## v7
==> flow/design.v (excerpt) <==
module fixed_point_alu (
    input clk,
    input rst,
    input [1:0] op,           
    input signed [15:0] a,    
    input signed [15:0] b,    
    output reg signed [23:0] out,   
    output reg overflow       
);
==> flow/config.mk <==
export PLATFORM = sky130hd
export DESIGN_NAME = fixed_point_alu
export DESIGN_NICKNAME = fixed_point_alu
export VERILOG_FILES = /design/flow/design.v
export SDC_FILE = /design/flow/constraint.sdc
export NUM_CORES = 4
export LEC_CHECK = 0
export CAP_MARGIN = 20
export CORE_ASPECT_RATIO = 1.26
export CORE_MARGIN = 2
export CORE_UTILIZATION = 68
export CTS_CLUSTER_DIAMETER = 338
export CTS_CLUSTER_SIZE = 21
export MAX_ROUTING_LAYER = met5
export PLACE_DENSITY = 0.62
export SETUP_SLACK_MARGIN = 5.0
export SLEW_MARGIN = 20
export TNS_END_PERCENT = 95
==> flow/constraint.sdc <==
create_clock -name core_clock -period 57.9 [get_ports {clk}]
set_input_delay 11.5800 -clock core_clock [delete_from_list [all_inputs] [get_ports {clk}]]
set_output_delay 11.5800 -clock core_clock [all_outputs]
set_load 0.01 [all_outputs]
run.sh (not shown) runs the stock make flow with config.mk's settings and CLKGATE_MAP_FILE=.
For v7, the flow was terminated by a tool error in 5_1_grt and produced no final design.
For v14, these inputs were changed with respect to v7:
==> flow/config.mk <==
export PLATFORM = sky130hd
export DESIGN_NAME = fixed_point_alu
export DESIGN_NICKNAME = fixed_point_alu
export VERILOG_FILES = /design/flow/design.v
export SDC_FILE = /design/flow/constraint.sdc
export NUM_CORES = 4
export LEC_CHECK = 0
export CAP_MARGIN = 20
export CORE_MARGIN = 2
export CORE_UTILIZATION = 40
export SLEW_MARGIN = 20
==> flow/constraint.sdc <==
create_clock -name core_clock -period 59.0 [get_ports {clk}]
set_input_delay 11.8000 -clock core_clock [delete_from_list [all_inputs] [get_ports {clk}]]
set_output_delay 11.8000 -clock core_clock [all_outputs]
set_load 0.01 [all_outputs]
Notes after the runs:
Of v14 and v7, only v14 finishes the flow clean.
Status(v7) = ERROR, stage = 5_1_grt
On area of the core, v7 beats v14.
Count of pins on the block boundary: v14 vs v7 identical
Going from v7 to v14, cell resize tally after clock tree synthesis dropped 92%, placement-stage worst setup slack shows a reduction of 530 ps.
For sequential fraction of the synthesis area, v7 and v14 come out practically identical.
Relative to v7, the effective utilization at floorplan of v14 is lower by 28 points.
Floorplan die area sits higher in v14 than in v7.
v14 vs v7: total number of placement rows up by more than 10%
On maximum number of buffers from clock root to sink, v14 and v7 are basically level.
Relative to v14, the following input files were edited for v32:
--- a/flow/config.mk
+++ b/flow/config.mk
@@ -8,4 +8,7 @@
 export CAP_MARGIN = 20
 export CORE_MARGIN = 2
-export CORE_UTILIZATION = 40
+export CORE_UTILIZATION = 66
+export MAX_ROUTING_LAYER = met4
+export SETUP_SLACK_MARGIN = 2.15
 export SLEW_MARGIN = 20
+export TNS_END_PERCENT = 5
==> flow/constraint.sdc <==
create_clock -name core_clock -period 56.0 [get_ports {clk}]
set_input_delay 11.2000 -clock core_clock [delete_from_list [all_inputs] [get_ports {clk}]]
set_output_delay 11.2000 -clock core_clock [all_outputs]
set_load 0.01 [all_outputs]
## What came out
v32 finished every stage; the final checks, however, were not passed, the failures being negative setup slack. When v32 is set beside v14, its average wire per standard cell turns out to be about 12% larger. Wire length of v32 exceeds that of v14 by a little under 10%. In v32 relative to v14, global-route wire length before repair had gone up by a little under 10%. Compared with v14, in v32 fraction of the cycle the final worst path needs rose by 3.7 points, width of the chip fell by about 22%.
Changes in v18 relative to v32:
--- a/flow/config.mk
+++ b/flow/config.mk
@@ -6,9 +6,8 @@
 export NUM_CORES = 4
 export LEC_CHECK = 0
+export ABC_AREA = 1
 export CAP_MARGIN = 20
 export CORE_MARGIN = 2
-export CORE_UTILIZATION = 66
-export MAX_ROUTING_LAYER = met4
-export SETUP_SLACK_MARGIN = 2.15
+export CORE_UTILIZATION = 62
+export CTS_CLUSTER_SIZE = 96
 export SLEW_MARGIN = 20
-export TNS_END_PERCENT = 5
==> flow/constraint.sdc <==
create_clock -name core_clock -period 34.2 [get_ports {clk}]
set_input_delay 6.8400 -clock core_clock [delete_from_list [all_inputs] [get_ports {clk}]]
set_output_delay 6.8400 -clock core_clock [all_outputs]
set_load 0.01 [all_outputs]
==> results <==
- Post-placement worst setup slack in v18 is 17580 ps below v32.
- Average footprint of a synthesized cell, v18 vs v32: down by more than 10%
- v18 -> v32: number of levels in the clock H-tree delta 0, exact match
- In terms of number of flops mapped to enable cells by yosys, v32 and v18 differ only marginally.
- When the final numbers for v32 and v18 were put side by side, the area after synthesis turned out to be smaller in v18.
- v18: aborted in 5_1_grt (tool error)
- Number of distinct library cells after synthesis for v18: 21% down relative to v32
Inputs modified between v18 and v31:
--- a/flow/config.mk
+++ b/flow/config.mk
@@ -9,5 +9,7 @@
 export CAP_MARGIN = 20
 export CORE_MARGIN = 2
-export CORE_UTILIZATION = 62
-export CTS_CLUSTER_SIZE = 96
+export CORE_UTILIZATION = 68
+export CTS_CLUSTER_DIAMETER = 336
+export CTS_CLUSTER_SIZE = 33
+export HOLD_SLACK_MARGIN = 0.3
 export SLEW_MARGIN = 20
==> flow/constraint.sdc <==
create_clock -name core_clock -period 56.0 [get_ports {clk}]
set_input_delay 11.2000 -clock core_clock [delete_from_list [all_inputs] [get_ports {clk}]]
set_output_delay 11.2000 -clock core_clock [all_outputs]
set_load 0.01 [all_outputs]
[summary]
As far as number of flops mapped to enable cells by yosys goes, v18 and v31 are indistinguishable; the numbers are identical. Cmp v31 vs v18: overall die height lower in v31. Sort v18 and v31 by number of instances in the placed design, descending, and v18 comes first. The number of rows in the core area reported for v31 is smaller than that of v18 by 3. Against v18, v31 comes in 5.5 points higher on floorplan utilization. v31: it failed with a tool error in 4_1_cts, so there are no final results. NOTE die area v18->v31 decreased by a little under 10%.

========
Setup of run A:
Starting RTL as in the previous note.
clock: 57.9 ns
lec_check: 0
cap_margin: 20
core_aspect_ratio: 1.26
core_margin: 2
core_utilization: 71
cts_cluster_size: 21
max_routing_layer: met5
place_density: 0.65
setup_slack_margin: -1.69
slew_margin: 20
tns_end_percent: 95
STATUS run=run A STAGES=ALL_DONE FINAL_CHECKS=FAILED CAUSE=negative setup slack
Modified inputs, run B compared to run A
- SETUP_SLACK_MARGIN: -1.69 -> 5.0
- CORE_UTILIZATION: 71 -> 68
- PLACE_DENSITY: 0.65 -> 0.66
- CTS_CLUSTER_DIAMETER: unset -> 338
### Flow results
The flow ran to completion for all of run B and run A but run B, which stopped partway. | run A | all stages done | FAIL | negative setup slack |. The flow ended early for run B: it failed with a tool error in global routing (5_1_grt). Instance tally after logic synthesis came out exactly the same in run B and run A. Run B: width of the die is 2.1% higher than what run A reported. Run B: number of buffers inserted by post-CTS setup repair higher than run A. Looking at post-placement cell count across run B and run A, the one that comes out higher is run A. The lower die area came out of run A.
Setup changes, run B to run C
- SETUP_SLACK_MARGIN no longer set, was 5.0
- TNS_END_PERCENT no longer set, was 95
- CORE_ASPECT_RATIO no longer set, was 1.26
- PLACE_DENSITY no longer set, was 0.66
- ABC_AREA now 1, previously not set
- CTS_CLUSTER_DIAMETER no longer set, was 338
- MAX_ROUTING_LAYER no longer set, was met5
- CTS_CLUSTER_SIZE now 98, was 21
- the clock period (ns, I/O delays scaled along) now 78.6, was 57.9
==> results <==
- Run C finished every stage and its layout cleared the timing, DRC and antenna checks.
- | share of synthesized cell area in and, or, nand and nor gates | lower: run B |
- Between run B and run C, die size decreased.
- Against run B as the reference, run C delivers a lower yosys stat chip area.
- Initial standard-cell utilization of the core | run C below run B
- Diff run B -> run C: total cells reported by yosys after synthesis went up; post-CTS setup buffer count now smaller; global placement routability congestion decreased 8.6%.
- Horizontal die dimension was higher in run C than in run B.
- Compared with run B, run C shows a lower post-synth design cell area.
- In run C, the instance tally after logic synthesis came out 376 above the value in run B.

========
Setup of job 3606:
Starting RTL as in the previous note.
==> flow/config.mk <==
export PLATFORM = sky130hd
export DESIGN_NAME = fixed_point_alu
export DESIGN_NICKNAME = fixed_point_alu
export VERILOG_FILES = /design/flow/design.v
export SDC_FILE = /design/flow/constraint.sdc
export NUM_CORES = 4
export LEC_CHECK = 0
export CAP_MARGIN = 25
export CORE_MARGIN = 2
export CORE_UTILIZATION = 40
export HOLD_SLACK_MARGIN = 0.05
export MAX_ROUTING_LAYER = met4
export SLEW_MARGIN = 20
==> flow/constraint.sdc <==
create_clock -name core_clock -period 60.0 [get_ports {clk}]
set_input_delay 12.0000 -clock core_clock [delete_from_list [all_inputs] [get_ports {clk}]]
set_output_delay 12.0000 -clock core_clock [all_outputs]
set_load 0.01 [all_outputs]
Input-level comparison between job 4435 and job 3606:
Settings: putting GPL_ROUTABILITY_DRIVEN at 0 where nothing was set; putting TNS_END_PERCENT at 15 where nothing was set; swapping 25 for 0 in CAP_MARGIN; putting ABC_AREA at 1 where nothing was set; putting SETUP_SLACK_MARGIN at -2.0 where nothing was set; clearing HOLD_SLACK_MARGIN, which used to be 0.05; swapping met4 for met5 in MAX_ROUTING_LAYER; putting GPL_TIMING_DRIVEN at 0 where nothing was set.
Results
No crash in job 4435: every stage finished, but the layout fails its final checks due to setup timing.
Between job 3606 and job 4435, count of plain and timing-repair buffers in the layout increased.
When job 4435 is measured against job 3606, its utilization turns out 1.1 points higher.
Job 4435 against job 3606: net count reported at finish +8.4%; non-filler instance count after layout +7.7%.
Diff job 3606..job 4435 | number of buffers created by CTS | unchanged
For job 3956, these inputs were changed with respect to job 4435:
Settings: swapping 40 for 19 in CORE_UTILIZATION; swapping 0 for 20 in CAP_MARGIN; clearing GPL_TIMING_DRIVEN, which used to be 0; clearing MAX_ROUTING_LAYER, which used to be met5; clearing ABC_AREA, which used to be 1; clearing GPL_ROUTABILITY_DRIVEN, which used to be 0; clearing SETUP_SLACK_MARGIN, which used to be -2.0; clearing TNS_END_PERCENT, which used to be 15; swapping 60.0 for 59.0 in the clock period (ns, I/O delays scaled along).
==> comparison <==
Job 3956 completed; timing, DRC and antenna clean. Ran to the end and failed final checks on setup timing: job 4435. Delta(relative area of non-clock buffer cells in the final design, job 3956 - job 4435) > 0. Compared with job 4435, job 3956 shows pin count of the biggest net entering global routing that has gone up by more than half. Routed wire in job 3956 totals more than in job 4435. A startpoint of the most critical setup path of b[0] is what job 4435 shows, while a[7] belongs to job 3956. Job 4435 has higher synthesized instance count than job 3956.

========
The RTL this note starts from:
==> flow/design.v <==
module fixed_point_alu (
    input clk,
    input rst,
    input [1:0] op,           
    input signed [15:0] a,    
    input signed [15:0] b,    
    output reg signed [23:0] out,   
    output reg overflow       
);
    localparam Q8_MAX_POS = 16'sh7FFF;    
    localparam Q8_MAX_NEG = 16'sh8000;    
    localparam Q16_MAX_POS = 24'sh7FFFFF;  
    localparam Q16_MAX_NEG = 24'sh800000;  
    reg signed [31:0] mul_result;   
    reg signed [23:0] add_sub_result;
    always @(posedge clk or posedge rst) begin
        if (rst) begin
            out <= 0;
            overflow <= 0;
        end else begin
            case (op)
                2'b00: begin
                    add_sub_result = a + b;
                    if ((a > 0 && b > 0 && add_sub_result < 0) || 
                        (a < 0 && b < 0 && add_sub_result > 0)) begin
                        overflow <= 1;
                        out <= (a[15] == 1) ? Q16_MAX_NEG : Q16_MAX_POS;
                    end else begin
                        overflow <= 0;
                        out <= { {8{add_sub_result[15]}}, add_sub_result };  
                    end
                end
                2'b01: begin
                    add_sub_result = a - b;
                    if ((a > 0 && b < 0 && add_sub_result < 0) || 
                        (a < 0 && b > 0 && add_sub_result > 0)) begin
                        overflow <= 1;
                        out <= (a[15] == 1) ? Q16_MAX_NEG : Q16_MAX_POS;
                    end else begin
                        overflow <= 0;
                        out <= { {8{add_sub_result[15]}}, add_sub_result };  
                    end
                end
               2'b10: begin
    mul_result = a * b;   
    if ($signed(mul_result[31:8]) > $signed(Q16_MAX_POS)) begin
        overflow <= 1;
        out <= Q16_MAX_POS;
    end else if ($signed(mul_result[31:8]) < $signed(Q16_MAX_NEG)) begin
        overflow <= 1;
        out <= Q16_MAX_NEG;
    end else begin
        overflow <= 0;
        out <= mul_result[31:8];   
    end
end
                2'b11: begin
                    if (b == 0) begin   
                        overflow <= 1;
                        out <= (a[15] == 1) ? Q16_MAX_NEG : Q16_MAX_POS;
                    end else begin
                        out <= (a << 8) / b;
                        overflow <= 0;
                    end
                end
                default: begin
                    out <= 0;
                    overflow <= 0;
                end
            endcase
        end
    end
endmodule
Settings: LEC_CHECK=0, ABC_AREA=0, CAP_MARGIN=20, CORE_MARGIN=2, CORE_UTILIZATION=72, CTS_CLUSTER_DIAMETER=190, CTS_CLUSTER_SIZE=24, SETUP_SLACK_MARGIN=1.79, SLEW_MARGIN=20; clock period 13.1 ns.
The first run never finished: it broke off in 3_5_place_dp.
==> next run, changes <==
CORE_UTILIZATION = 70   (was 72)
HOLD_SLACK_MARGIN = 0.23   (was not set)
SETUP_SLACK_MARGIN = 1.62   (was 1.79)
This time the run aborted during 4_1_cts.
Area after synthesis is unchanged.
Synthesized cell count is unchanged.
Die size went up by 2.8%.
==> next run, changes <==
ABC_AREA = not set   (was 0)
CORE_UTILIZATION = 66   (was 70)
CTS_CLUSTER_DIAMETER = 336   (was 190)
CTS_CLUSTER_SIZE = 33   (was 24)
HOLD_SLACK_MARGIN = not set   (was 0.23)
SETUP_SLACK_MARGIN = not set   (was 1.62)
clock period = 56.0 ns   (was 13.1 ns; I/O delays follow)
What happened: The changed run completed and failed the layout checks on negative setup slack. Die area grows by a few percent. Synthesized cell count is unchanged. Synthesized area stays the same.
==> next run, changes <==
CAP_MARGIN = 5   (was 20)
CORE_UTILIZATION = 68   (was 66)
TNS_END_PERCENT = 5   (was not set)
Outcome: The new run failed in 5_1_grt. Area after synthesis is unchanged. Synthesized cell count does not change. Die size is lower by 2.9%.

========
RTL: the design.v shown in full above, as it stands there.
Settings: LEC_CHECK=0, CAP_MARGIN=20, CORE_ASPECT_RATIO=1.26, CORE_MARGIN=9, CORE_UTILIZATION=64, CTS_CLUSTER_DIAMETER=241, CTS_CLUSTER_SIZE=89, HOLD_SLACK_MARGIN=0.23, MAX_ROUTING_LAYER=met5, PLACE_DENSITY=0.63, SETUP_SLACK_MARGIN=-1.81, SLEW_MARGIN=20, TNS_END_PERCENT=5; clock period 57.9 ns.
The first run produced a layout that fails on setup timing.
Edit:
CORE_ASPECT_RATIO = default   (was 1.26)
CORE_MARGIN = 2   (was 9)
CORE_UTILIZATION = 40   (was 64)
CTS_CLUSTER_DIAMETER = 386   (was 241)
CTS_CLUSTER_SIZE = 98   (was 89)
HOLD_SLACK_MARGIN = default   (was 0.23)
MAX_ROUTING_LAYER = default   (was met5)
PLACE_DENSITY = default   (was 0.63)
SETUP_SLACK_MARGIN = default   (was -1.81)
clock period = 60.0 ns   (was 57.9 ns; I/O delays follow)
The changed run went through all stages and came out clean.
Via count goes down by about 9%.
Wire length goes down by about 3.4%.
Hold slack gets better by 0.45 ns.
Cell count goes up by about 5%.
Final area goes down by 1.1%.
Count of clock-buffer cells in the layout is unchanged.
Non-clock buffer count goes down by 139.

========
// fixed_point_alu: RTL as listed in full above, without the edits since
Settings: LEC_CHECK=0, CAP_MARGIN=20, CORE_MARGIN=2, CORE_UTILIZATION=70, CTS_CLUSTER_DIAMETER=343, CTS_CLUSTER_SIZE=33, MAX_ROUTING_LAYER=met4, SETUP_SLACK_MARGIN=2.15, SLEW_MARGIN=20, TNS_END_PERCENT=5; clock period 56.0 ns.
The baseline failed in global routing.
Then changed:
- ABC_AREA: unset -> 1
- CTS_CLUSTER_DIAMETER: 343 -> 190
- CTS_CLUSTER_SIZE: 33 -> 24
- MAX_ROUTING_LAYER: met4 -> unset
- SETUP_SLACK_MARGIN: 2.15 -> unset
- TNS_END_PERCENT: 5 -> unset
- clock period: 56.0 -> 13.1 ns (I/O delays scaled with it)
Outcome:
- Now the flow failed in clock tree synthesis, error DPL-0033
- synthesized cell count grows by roughly a tenth
- synthesized area shrinks by a few percent
- die area shrinks by a few percent
Then changed:
- ABC_AREA: 1 -> 0
- HOLD_SLACK_MARGIN: unset -> -0.07
- SETUP_SLACK_MARGIN: unset -> 1.62
What happened:
- The new run ended with an error in clock tree synthesis
- area after synthesis went up by a few percent
- die area went up by a few percent
- synthesized cell count went down by a little under a tenth
Then changed:
- ABC_AREA: 0 -> unset
- CORE_UTILIZATION: 70 -> 40
- CTS_CLUSTER_DIAMETER: 190 -> unset
- CTS_CLUSTER_SIZE: 24 -> unset
- HOLD_SLACK_MARGIN: -0.07 -> unset
- SETUP_SLACK_MARGIN: 1.62 -> unset
- clock period: 13.1 -> 60.0 ns (I/O delays scaled with it)
What happened: This time the run passed the timing, DRC and antenna checks; area after synthesis stays the same; synthesized cell count is unchanged; die area went up by 73%.
